before:
// udp_ipv4_tx
module udp_ipv4_tx (
    input  wire             ap_clk,
    input  wire             ap_rst_n,
    input  wire  [31:0]     my_ip_addr,
    input  wire   [7:0]     ip_protocol,
    input  wire             s_axis_tx_meta_tvalid,
    output wire             s_axis_tx_meta_tready,
    input  wire [255:0]     s_axis_tx_meta_tdata,
    input  wire             s_axis_tx_data_tvalid,
    output wire             s_axis_tx_data_tready,
    input  wire  [63:0]     s_axis_tx_data_tdata,
    input  wire   [7:0]     s_axis_tx_data_tkeep,
    input  wire             s_axis_tx_data_tlast,
    output wire             m_axis_tx_data_tvalid,
    input  wire             m_axis_tx_data_tready,
    output wire   [63:0]    m_axis_tx_data_tdata,
    output wire    [7:0]    m_axis_tx_data_tkeep,
    output wire             m_axis_tx_data_tlast,
    output wire   [31:0]    datagrams_transmitted
);
For scale: roughly 2800 cells after synthesis, ~480 I/O pins, roughly 26000 sq um of cells after synthesis.
clock: 1.66 ns
lec_check: 0
abc_area: 0
cap_margin: 20
cell_pad_in_sites_detail_placement: 0
cell_pad_in_sites_global_placement: 0
core_aspect_ratio: 1.24
core_margin: 2
core_utilization: 72
cts_cluster_diameter: 371
max_routing_layer: met5
min_routing_layer: met1
place_density: 0.37
setup_slack_margin: -0.09
slew_margin: 20
tns_end_percent: 5
run.sh (not shown) runs the stock make flow with config.mk's settings and CLKGATE_MAP_FILE=.
before did not make it past 5_1_grt, where a tool error ended it.
Setup changes, before to after
- CORE_UTILIZATION: 72 -> 68
- ABC_AREA: 0 -> unset
- PLACE_DENSITY: 0.37 -> unset
- CTS_CLUSTER_SIZE: unset -> 19
- TNS_END_PERCENT: 5 -> unset
- CTS_CLUSTER_DIAMETER: 371 -> 292
- SETUP_SLACK_MARGIN: -0.09 -> unset
- the clock period (ns, I/O delays scaled along): 1.66 -> 3.08
### Flow results
- after finished every stage; the final checks, however, were not passed, the failures being negative setup slack.
- Lower x dimension of the die was reported by before, not after.
- Number of I/O port buffers came out exactly the same in before and after.
- Delta (after minus before): distinct cell type count after synthesis barely changed; overall die area saw an increase; area after synthesis saw little to no change; routability-driven placement congestion ratio moved down; die height went up 6.1 um.
- Total CTS buffers sits lower in after than in before.
- The number of nets produced by synthesis on before is in line with that on after.
- Diff before..after | share of async-settable or async-resettable flops after synthesis | unchanged
- In after, the post-CTS setup repair buffer count came out 1 above the value in before.

Starting RTL as in the previous note.
Settings: LEC_CHECK=0, ABC_AREA=1, CAP_MARGIN=20, CELL_PAD_IN_SITES_DETAIL_PLACEMENT=0, CELL_PAD_IN_SITES_GLOBAL_PLACEMENT=0, CORE_ASPECT_RATIO=1.24, CORE_MARGIN=2, CORE_UTILIZATION=72, CTS_CLUSTER_DIAMETER=29, CTS_CLUSTER_SIZE=17, HOLD_SLACK_MARGIN=0.3, MAX_ROUTING_LAYER=met5, MIN_ROUTING_LAYER=met1, PLACE_DENSITY_LB_ADDON=0.26, SETUP_SLACK_MARGIN=0.77, SLEW_MARGIN=20; clock period 2.62 ns.
The first run ended with an error in clock tree synthesis, error DPL-0038.
Then changed:
Settings changed: ABC_AREA 1 to 0, CTS_CLUSTER_DIAMETER 29 to 292, SETUP_SLACK_MARGIN 0.77 to 0.84.
Clock period 2.62 ns to 3.01 ns, I/O delays scaled along.
- Now the flow failed in global routing with ODB-0269
- area after synthesis is higher by 0.56%
- die area went up by 0.54%
- synthesized cell count shrinks by 7.1%
Then changed:
Settings changed: ABC_AREA 0 to 1, CORE_UTILIZATION 72 to 70, CTS_CLUSTER_SIZE 17 to not set, HOLD_SLACK_MARGIN 0.3 to not set, SETUP_SLACK_MARGIN 0.84 to -0.09.
Clock period 3.01 ns to 1.82 ns, I/O delays scaled along.
The changed run died in global routing, error DPL-0038.
Synthesized area decreases slightly.
Die area increases by a few percent.
Synthesized cell count goes up by a little under a tenth.
Then changed:
Settings changed: CORE_ASPECT_RATIO 1.24 to 0.94, CORE_UTILIZATION 70 to 72, CTS_CLUSTER_SIZE set to 19, PLACE_DENSITY_LB_ADDON 0.26 to not set, SETUP_SLACK_MARGIN -0.09 to -0.19.
Clock period 1.82 ns to 2.44 ns, I/O delays scaled along.
Now the flow finished with negative setup slack left.
Synthesized area stays the same.
Die area is lower by 2.7%.
Synthesized cell count does not change.

run 1:
Starting RTL as in the previous note.
## udp_ipv4_tx
module udp_ipv4_tx (
    input  wire             ap_clk,
    input  wire             ap_rst_n,
    input  wire  [31:0]     my_ip_addr,
    input  wire   [7:0]     ip_protocol,
    input  wire             s_axis_tx_meta_tvalid,
    output wire             s_axis_tx_meta_tready,
    input  wire [255:0]     s_axis_tx_meta_tdata,
    input  wire             s_axis_tx_data_tvalid,
    output wire             s_axis_tx_data_tready,
    input  wire  [63:0]     s_axis_tx_data_tdata,
    input  wire   [7:0]     s_axis_tx_data_tkeep,
    input  wire             s_axis_tx_data_tlast,
    output wire             m_axis_tx_data_tvalid,
    input  wire             m_axis_tx_data_tready,
    output wire   [63:0]    m_axis_tx_data_tdata,
    output wire    [7:0]    m_axis_tx_data_tkeep,
    output wire             m_axis_tx_data_tlast,
    output wire   [31:0]    datagrams_transmitted
);
clock: 4.33 ns
lec_check: 0
cap_margin: 20
core_margin: 2
core_utilization: 40
place_density: 0.6
setup_slack_margin: 0.44
slew_margin: 20
For run 2, these inputs were changed with respect to run 1:
# run 1
export LEC_CHECK = 0
export CAP_MARGIN = 20
export CORE_MARGIN = 2
export CORE_UTILIZATION = 40
export PLACE_DENSITY = 0.6
export SETUP_SLACK_MARGIN = 0.44
export SLEW_MARGIN = 20
create_clock -name core_clock -period 4.33 [get_ports {ap_clk}]
# run 2
export LEC_CHECK = 0
export CAP_MARGIN = 20
export CORE_MARGIN = 2
export CORE_UTILIZATION = 68
export CTS_CLUSTER_SIZE = 17
export SETUP_SLACK_MARGIN = 0.7
export SLEW_MARGIN = 20
create_clock -name core_clock -period 2.42 [get_ports {ap_clk}]
### Flow results
- Run 2 got as far as global routing, where a tool error ended the run.
- Run 1 and run 2 ended up with nearly the same simple-gate share of the synthesized area.
- Global placement routability congestion: run 2 vs run 1 up 3.6%
- Of run 1 and run 2, run 1 shows the higher level count of the clock H-tree, with run 2 below it.
- Height of the die: run 1 and run 2 compared, lower one is run 2
- From run 2 to run 1, gate count after technology mapping did not move at all.
- Compared to run 1, run 2 has standard-cell row count 22 lower.
- Worst slack after detailed placement deteriorates in run 2 relative to run 1.
- Run 2 has number of gates given a new drive strength after cts above what run 1 had.
- Re synthesized netlist net count: no difference whatsoever between run 1 and run 2.
[inputs] run 3 vs run 2
# run 2
export LEC_CHECK = 0
export CAP_MARGIN = 20
export CORE_MARGIN = 2
export CORE_UTILIZATION = 68
export CTS_CLUSTER_SIZE = 17
export SETUP_SLACK_MARGIN = 0.7
export SLEW_MARGIN = 20
create_clock -name core_clock -period 2.42 [get_ports {ap_clk}]
# run 3
export LEC_CHECK = 0
export CAP_MARGIN = 20
export CORE_MARGIN = 2
export CORE_UTILIZATION = 66
export CTS_CLUSTER_SIZE = 50
export PLACE_DENSITY = 0.6
export SETUP_SLACK_MARGIN = 0.61
export SLEW_MARGIN = 20
create_clock -name core_clock -period 2.71 [get_ports {ap_clk}]
## What came out
- The remaining runs in run 2 and run 3 completed every stage, whereas run 2 halted early.
- Run 3 completed end to end; final checks failed (negative setup slack).
- Number of gates resized after CTS, run 2 and run 3, higher one = run 2.
- Looking at die area across both flows, run 3 is the weaker of the two, with run 2 ahead.
- Worst-case setup slack after placement (run 3 over run 2): increase, 210 ps
- Share of synthesized cell area in and, or, nand and nor gates: run 3 vs run 2 identical
- Cmp run 2 and run 3 / initial standard-cell utilization of the core / higher: run 2
- Run 3 vs run 2 on cell area after placement: run 3 is the lower one.
- As far as share of synthesized cell area in and-or and or-and compound cells goes, run 3 and run 2 are indistinguishable; the numbers are identical.
- As far as hold-fix buffer count after cts goes, run 2 and run 3 are indistinguishable; the numbers are identical.
- Sort run 2 and run 3 by post-DP HPWL, ascending, and run 3 comes first.
